==> xenon <==
==> flow/design.v <==
module router_fsm(input clock, resetn, pkt_valid, parity_done, soft_reset_0, soft_reset_1, soft_reset_2,
                        fifo_full, low_pkt_valid, fifo_empty_0, fifo_empty_1, fifo_empty_2,
                  input [1:0] data_in,
                  output busy, detect_add, ld_state, laf_state, full_state, write_enb_reg, rst_int_reg, lfd_state);
parameter Decode_Address = 3'b000, 
          Load_First_Data = 3'b001,
          Wait_Till_Empty = 3'b010,
          Load_Data = 3'b011,
          Check_Parity_Error = 3'b100,
          Load_Parity = 3'b101,
          Fifo_Full_State = 3'b110,
          Load_After_Full = 3'b111;
reg [2:0] state, next_state;
always @(posedge clock) begin
    if (!resetn) state <= Decode_Address;
    else if((soft_reset_0 && (data_in[1:0] == 0)) | (soft_reset_1 && (data_in[1:0] == 1)) | (soft_reset_2 && (data_in[1:0] == 2))) state <= Decode_Address;
    else state <= next_state; 
end
always @(*) begin
    case(state)
    Decode_Address : begin  
        if(pkt_valid & (data_in[1:0] == 0 & fifo_empty_0 | data_in[1:0] == 1 & fifo_empty_1 | data_in[1:0] == 2 & fifo_empty_2))
        begin
            next_state = Load_First_Data;
        end
        else if(pkt_valid & (data_in[1:0] == 0 & !fifo_empty_0 | data_in[1:0] == 1 & !fifo_empty_1 | data_in[1:0] == 2 & !fifo_empty_2))
        begin
            next_state = Wait_Till_Empty;
        end
        else next_state = Decode_Address;
    end
    Load_First_Data : next_state = Load_Data;  
    Wait_Till_Empty : begin  
        if( (fifo_empty_0 && (data_in[1:0] == 0)) || (fifo_empty_1 && (data_in[1:0] == 1)) || (fifo_empty_2 && (data_in[1:0] == 2)) ) begin
            next_state = Load_First_Data;
        end
        else next_state = Wait_Till_Empty;
    end
    Load_Data : begin  
        if(fifo_full) next_state = Fifo_Full_State;
        else if (!fifo_full & !pkt_valid) next_state = Load_Parity;
        else next_state = Load_Data;
    end
    Fifo_Full_State : begin  
        if(!fifo_full) next_state = Load_After_Full;
        else next_state = Fifo_Full_State;
    end
    Load_Parity : next_state = Check_Parity_Error;  
    Check_Parity_Error : begin  
        if(fifo_full) next_state= Fifo_Full_State;
        else next_state = Decode_Address;
    end
    Load_After_Full : begin  
        if (parity_done) next_state = Decode_Address;
        else if(low_pkt_valid) next_state = Load_Parity;
        else next_state = Load_Data;
    end
    endcase
end
assign detect_add = (state == Decode_Address);
assign lfd_state = (state == Load_First_Data);
assign busy = (state == Load_First_Data) || (state == Load_Parity) || (state == Fifo_Full_State) || (state == Load_After_Full) || (state == Wait_Till_Empty) || (state == Check_Parity_Error);
assign ld_state = (state == Load_Data)||(state == Load_Parity) ;
assign write_enb_reg = (state == Load_First_Data)|(state == Load_Data)||(state == Load_Parity);
assign full_state = (state == Fifo_Full_State);
assign laf_state = (state == Load_After_Full);  
assign rst_int_reg = (state == Check_Parity_Error);
endmodule
module router_reg(input clock, resetn, pkt_valid, fifo_full, rst_int_reg, detect_add, 
                        ld_state, laf_state, full_state, lfd_state, 
                  output reg parity_done, low_pkt_valid, err, 
                  input [7:0] data_in, output reg [7:0] dout);
reg [7:0] a,c,d,e;
reg [8:0] b [31:0];
reg [4:0] count_b,count_a ;
always@(posedge clock) begin
    if(!resetn) begin
        dout <= 8'd0;
        parity_done <= 1'b0;
        low_pkt_valid <= 1'b0;
        err <= 1'b0;
        count_b <= 0;
        count_a <= 0;
        c <= 8'd0;
        d <= 8'd0;
    end
    else begin
    parity_done <= ((ld_state & !fifo_full & !pkt_valid) | (laf_state & low_pkt_valid & !parity_done)) & !detect_add;
    low_pkt_valid <= (ld_state & !pkt_valid);
        if(pkt_valid) begin
            if(detect_add) begin
                dout <= data_in;
                c <= data_in;
            end
            else if(ld_state||lfd_state) begin
                if(full_state) begin
                    b[count_b] <= data_in;
                    count_b <= count_b + 1;
                end
                else if(!full_state) begin
                    if(laf_state) begin
                        dout <= b[count_a];
                        count_a <= count_a + 1;
                    end
                    else begin
                        c <= c^data_in;
                        dout <= data_in;
                    end
                end 
            end 
        end
        else begin
            d <= data_in;
            dout <= data_in;
        end
    end
err <= (c==d) ? 0 : 1 ;
end
endmodule
module router_sync(input detect_add, write_enb_reg, clock, resetn, 
                         read_enb_0, read_enb_1, read_enb_2,
                         empty_0, empty_1, empty_2, 
                         full_0, full_1, full_2, 
                   input [1:0] data_in,
                   output reg vld_out_0, vld_out_1, vld_out_2,
                   output reg soft_reset_0, soft_reset_1, soft_reset_2, 
                   output reg fifo_full,
                   output reg [2:0] write_enb);
reg [1:0] q;
reg [4:0] count0,count1,count2;
always@(posedge clock)begin
    if(detect_add) q <= data_in;
end
always@(*)begin
    vld_out_0 <= !empty_0;
    vld_out_1 <= !empty_1;
    vld_out_2 <= !empty_2;
    case(q)
    2'b00 : begin
            fifo_full = full_0;
            write_enb = {2'b00, write_enb_reg};
            end 
    2'b01 : begin
            fifo_full = full_1;
            write_enb = {1'b0, write_enb_reg,1'b0};
            end
    2'b10 : begin
            fifo_full = full_2;
            write_enb = {write_enb_reg, 2'b00};
            end
    default : begin
                fifo_full = 0;
                write_enb = 3'd0;
    end
    endcase
end
always@(posedge clock) begin
    if(!resetn)begin
        count0<=5'd0;
        count1<=5'd0;
        count2<=5'd0;
        soft_reset_0 <= 1'b0;
        soft_reset_1 <= 1'b0;
        soft_reset_2 <= 1'b0;
    end
    else begin
        soft_reset_0 <= 1'b0;
        soft_reset_1 <= 1'b0;
        soft_reset_2 <= 1'b0;
        if (vld_out_0 && !read_enb_0) begin
            if (count0 == 5'b11101) begin
                soft_reset_0 <= 1'b1;
                count0 <= 5'd0;
            end
            else count0 <= count0 + 1'b1;
        end
        else count0 <= 5'd0;
        if (vld_out_1 && !read_enb_1) begin
            if (count1 == 5'b11101) begin
                soft_reset_1 <= 1'b1;
                count1 <= 5'd0;
            end
            else count1 <= count1 + 1'b1;
        end
        else count1 <= 5'd0;
        if (vld_out_2 && !read_enb_2) begin
            if (count2 == 5'b11101) begin
                soft_reset_2 <= 1'b1;
                count2 <= 5'd0;
            end
            else count2 <= count2 + 1'b1;
        end
        else count2 <= 5'd0;
    end
end
endmodule
module router_fifo(input clock, resetn, write_enb, read_enb, soft_reset, lfd_state,
                   input [7:0] data_in, output full, empty, output [7:0] data_out);
reg [8:0] mem [0:15];
reg [3:0] rd_pointer, wr_pointer;
reg [8:0] packet_out;
wire [8:0]packet;
reg [6:0] length;
reg [4:0] status_count;
assign empty = (status_count == 0 ) ? 1'b1 : 1'b0 ;
assign full = (status_count == 5'd16) ? 1'b1 : 1'b0 ;
assign packet[7:0] = data_in[7:0];
assign packet[8] = lfd_state;
assign data_out = resetn ?  packet_out[7:0] : 8'd0;
always@(posedge clock) begin
    if(!resetn || soft_reset) status_count <= 5'd0;
    else if(full == 1'b0 && write_enb & empty == 1'b0 && read_enb) status_count <= status_count;
    else if (full == 1'b0 && write_enb) status_count <= status_count + 1'b1;
    else if(empty == 1'b0 && read_enb ) status_count <= status_count - 1'b1;
    else status_count <= status_count;
end
always@(posedge clock) begin
    if(!resetn || soft_reset) begin  
        wr_pointer <= 4'd0;
    end
    else if(full == 1'b0 && write_enb) begin  
            mem[wr_pointer[3:0]] <= packet;
            wr_pointer <= wr_pointer + 1'b1;
    end
end
always@(posedge clock) begin
    if(!resetn || soft_reset) begin  
        rd_pointer <= 4'd0;
        packet_out <= 9'd0;
    end
    else begin 
        if(empty == 1'b0 && read_enb ) begin  
                packet_out <= mem[rd_pointer[3:0]];
                rd_pointer <= rd_pointer + 1'b1;
        end
        if (length == 0 && (empty || !mem[rd_pointer[3:0]][8])) packet_out <= 9'd0;
    end
end
always@(posedge clock)begin
    if (!resetn || soft_reset) begin
        length <= 0;
    end
    else if(empty == 1'b0 && read_enb ) begin
        if(mem[rd_pointer[3:0]][8])begin
                length <= mem[rd_pointer[3:0]][7:2] + 1'b1;
        end
        else if (length != 0)  begin
                length <= length - 1'b1;
        end
    end
end
endmodule
module router_top(input clock, resetn, read_enb_0, read_enb_1, read_enb_2, pkt_valid,
                  input [7:0] data_in, output [7:0] data_out_0, data_out_1, data_out_2,
                  output valid_out_0, valid_out_1, valid_out_2, error, busy);
wire parity_done,detect_add;
wire ld_state, laf_state, full_state, write_enb_reg, rst_int_reg, lfd_state;
wire [2:0] fifo_empty, full,w_enb, write_enb, soft_reset_temp;
wire fifo_full,low_pkt_valid,soft_reset_0,soft_reset_1,soft_reset_2;
wire [7:0] dout;
wire read_enb_temp[2:0];
wire [7:0] data_out_temp[2:0];
assign soft_reset_temp[0] = soft_reset_0;
assign soft_reset_temp[1] = soft_reset_1;
assign soft_reset_temp[2] = soft_reset_2;
assign read_enb_temp[0] = read_enb_0;
assign read_enb_temp[1] = read_enb_1;
assign read_enb_temp[2] = read_enb_2;
assign data_out_0 = data_out_temp[0];
assign data_out_1 = data_out_temp[1];
assign data_out_2 = data_out_temp[2];
router_fsm dut1(.clock(clock),
                .resetn(resetn),
                .pkt_valid(pkt_valid),
                .parity_done(parity_done),
                .soft_reset_0(soft_reset_0),
                .soft_reset_1(soft_reset_1),
                .soft_reset_2(soft_reset_2),
                .fifo_full(fifo_full),
                .low_pkt_valid(low_pkt_valid),
                .fifo_empty_0(fifo_empty[0]),
                .fifo_empty_1(fifo_empty[1]),
                .fifo_empty_2(fifo_empty[2]),
                .data_in(data_in[1:0]),
                .busy(busy),
                .detect_add(detect_add),
                .ld_state(ld_state),
                .laf_state(laf_state),
                .full_state(full_state),
                .write_enb_reg(write_enb_reg),
                .rst_int_reg(rst_int_reg),
                .lfd_state(lfd_state));
router_reg dut2(.clock(clock),
                .resetn(resetn),
                .pkt_valid(pkt_valid),
                .fifo_full(fifo_full),
                .detect_add(detect_add),
                .ld_state(ld_state),
                .laf_state(laf_state),
                .full_state(full_state),
                .rst_int_reg(rst_int_reg),
                .lfd_state(lfd_state),
                .parity_done(parity_done),
                .low_pkt_valid(low_pkt_valid),
                .err(error),
                .data_in(data_in),
                .dout(dout));
router_sync dut3(.clock(clock),
                .resetn(resetn),
                .detect_add(detect_add),
                .read_enb_0(read_enb_0),
                .read_enb_1(read_enb_1),
                .read_enb_2(read_enb_2),
                .write_enb_reg(write_enb_reg),
                .empty_0(fifo_empty[0]),
                .empty_1(fifo_empty[1]),
                .empty_2(fifo_empty[2]),
                .full_0(full[0]),
                .full_1(full[1]),
                .full_2(full[2]),
                .data_in(data_in[1:0]),
                .vld_out_0(valid_out_0),
                .vld_out_1(valid_out_1),
                .vld_out_2(valid_out_2),
                .soft_reset_0(soft_reset_0),
                .soft_reset_1(soft_reset_1),
                .soft_reset_2(soft_reset_2),
                .fifo_full(fifo_full),
                .write_enb(w_enb));
genvar x;
generate for (x= 0 ; x<3 ; x = x+1)
begin:fifo
	router_fifo f(.clock(clock),
                  .resetn(resetn), 
                  .soft_reset(soft_reset_temp[x]),
	              .lfd_state(lfd_state),
                  .write_enb(w_enb[x]),
                  .data_in(dout), 
                  .read_enb(read_enb_temp[x]),
	              .full(full[x]), 
                  .empty(fifo_empty[x]), 
                  .data_out(data_out_temp[x]));
end
endgenerate	
endmodule
==> flow/run.sh <==
#!/bin/bash
# the make line also repeats each setting of config.mk as NAME=value (left out here)
make -C /OpenROAD-flow-scripts/flow DESIGN_CONFIG=/design/flow/config.mk WORK_HOME=/design/flow/orfs CLKGATE_MAP_FILE= finish
==> flow/config.mk <==
export PLATFORM = sky130hd
export DESIGN_NAME = router_top
export DESIGN_NICKNAME = router_top
export VERILOG_FILES = /design/flow/design.v
export SDC_FILE = /design/flow/constraint.sdc
export NUM_CORES = 4
export LEC_CHECK = 0
export CAP_MARGIN = 20
export CELL_PAD_IN_SITES_DETAIL_PLACEMENT = 2
export CORE_ASPECT_RATIO = 1.35
export CORE_MARGIN = 2
export CORE_UTILIZATION = 40
export CTS_CLUSTER_SIZE = 38
export GPL_TIMING_DRIVEN = 0
export MAX_ROUTING_LAYER = met4
export SLEW_MARGIN = 20
==> flow/constraint.sdc <==
create_clock -name core_clock -period 5.0 [get_ports {clock}]
set_input_delay 1.0000 -clock core_clock [delete_from_list [all_inputs] [get_ports {clock}]]
set_output_delay 1.0000 -clock core_clock [all_outputs]
set_load 0.01 [all_outputs]
==> lagoon: changes against xenon <==
==> flow/config.mk (replaced) <==
export PLATFORM = sky130hd
export DESIGN_NAME = router_top
export DESIGN_NICKNAME = router_top
export VERILOG_FILES = /design/flow/design.v
export SDC_FILE = /design/flow/constraint.sdc
export NUM_CORES = 4
export LEC_CHECK = 0
export CAP_MARGIN = 20
export CORE_MARGIN = 2
export CORE_UTILIZATION = 72
export PLACE_DENSITY_LB_ADDON = 0.0
export SETUP_SLACK_MARGIN = 0.86
export SLEW_MARGIN = 20
==> flow/constraint.sdc (replaced) <==
create_clock -name core_clock -period 2.98 [get_ports {clock}]
set_input_delay 0.5960 -clock core_clock [delete_from_list [all_inputs] [get_ports {clock}]]
set_output_delay 0.5960 -clock core_clock [all_outputs]
set_load 0.01 [all_outputs]
==> willow: changes against xenon <==
==> flow/config.mk (replaced) <==
export PLATFORM = sky130hd
export DESIGN_NAME = router_top
export DESIGN_NICKNAME = router_top
export VERILOG_FILES = /design/flow/design.v
export SDC_FILE = /design/flow/constraint.sdc
export NUM_CORES = 4
export LEC_CHECK = 0
export CAP_MARGIN = 20
export CORE_MARGIN = 2
export CORE_UTILIZATION = 55
export PLACE_DENSITY_LB_ADDON = 0.0
export SLEW_MARGIN = 20
==> flow/constraint.sdc (replaced) <==
create_clock -name core_clock -period 3.49 [get_ports {clock}]
set_input_delay 0.6980 -clock core_clock [delete_from_list [all_inputs] [get_ports {clock}]]
set_output_delay 0.6980 -clock core_clock [all_outputs]
set_load 0.01 [all_outputs]
==> delta: changes against xenon <==
==> flow/config.mk (replaced) <==
export PLATFORM = sky130hd
export DESIGN_NAME = router_top
export DESIGN_NICKNAME = router_top
export VERILOG_FILES = /design/flow/design.v
export SDC_FILE = /design/flow/constraint.sdc
export NUM_CORES = 4
export LEC_CHECK = 0
export CAP_MARGIN = 20
export CORE_MARGIN = 2
export CORE_UTILIZATION = 72
export CTS_CLUSTER_SIZE = 14
export SETUP_SLACK_MARGIN = -0.21
export SLEW_MARGIN = 20
==> flow/constraint.sdc (replaced) <==
create_clock -name core_clock -period 2.08 [get_ports {clock}]
set_input_delay 0.4160 -clock core_clock [delete_from_list [all_inputs] [get_ports {clock}]]
set_output_delay 0.4160 -clock core_clock [all_outputs]
set_load 0.01 [all_outputs]
==> results <==
quantity	lagoon	delta	willow	xenon
Clk pwr	0.0112 W	0.0149 W	0.00907 W	0.00700 W
# Taps	615	615	837	1134
Clk tree area frac	0.0627	0.0617	0.0710	0.0759
Die X-Extent	223 um	223 um	254 um	256 um
Sequential share of power	0.386	0.417	0.458	0.428
Multi-input gates	1069	1062	1060	1060
Cts repair resizes	358	92	0	0
RSZ-0062 raised after global routing	true	true	false	false
Final nets	2500	2539	2285	2254
Switching power of the nets	0.0117 W	0.0140 W	0.00710 W	0.00575 W
Worst-Margin Slew	0.964 ns	0.866 ns	1.04 ns	1.11 ns
Cell-internal power	0.0247 W	0.0339 W	0.0190 W	0.0137 W
Result of the run	complete, no violations	finished with violations	complete, no violations	complete, no violations
Layout check failures	-	negative setup slack	-	-
Hold Startpoint	resetn	resetn	fifo[0].f.packet_out[6]	fifo[1].f.packet_out[2]
Reg2reg start	fifo[2].f.status_count[1]	-	fifo[2].f.status_count[0]	dut1.state[4]
Final worst clock skew	0.0550 ns	0.0264 ns	0.0160 ns	0.0356 ns
Routed metal-1 wirelength	36400 um	33100 um	33500 um	39700 um
Power figures rest on the tool's default switching activity, not on a simulated workload.
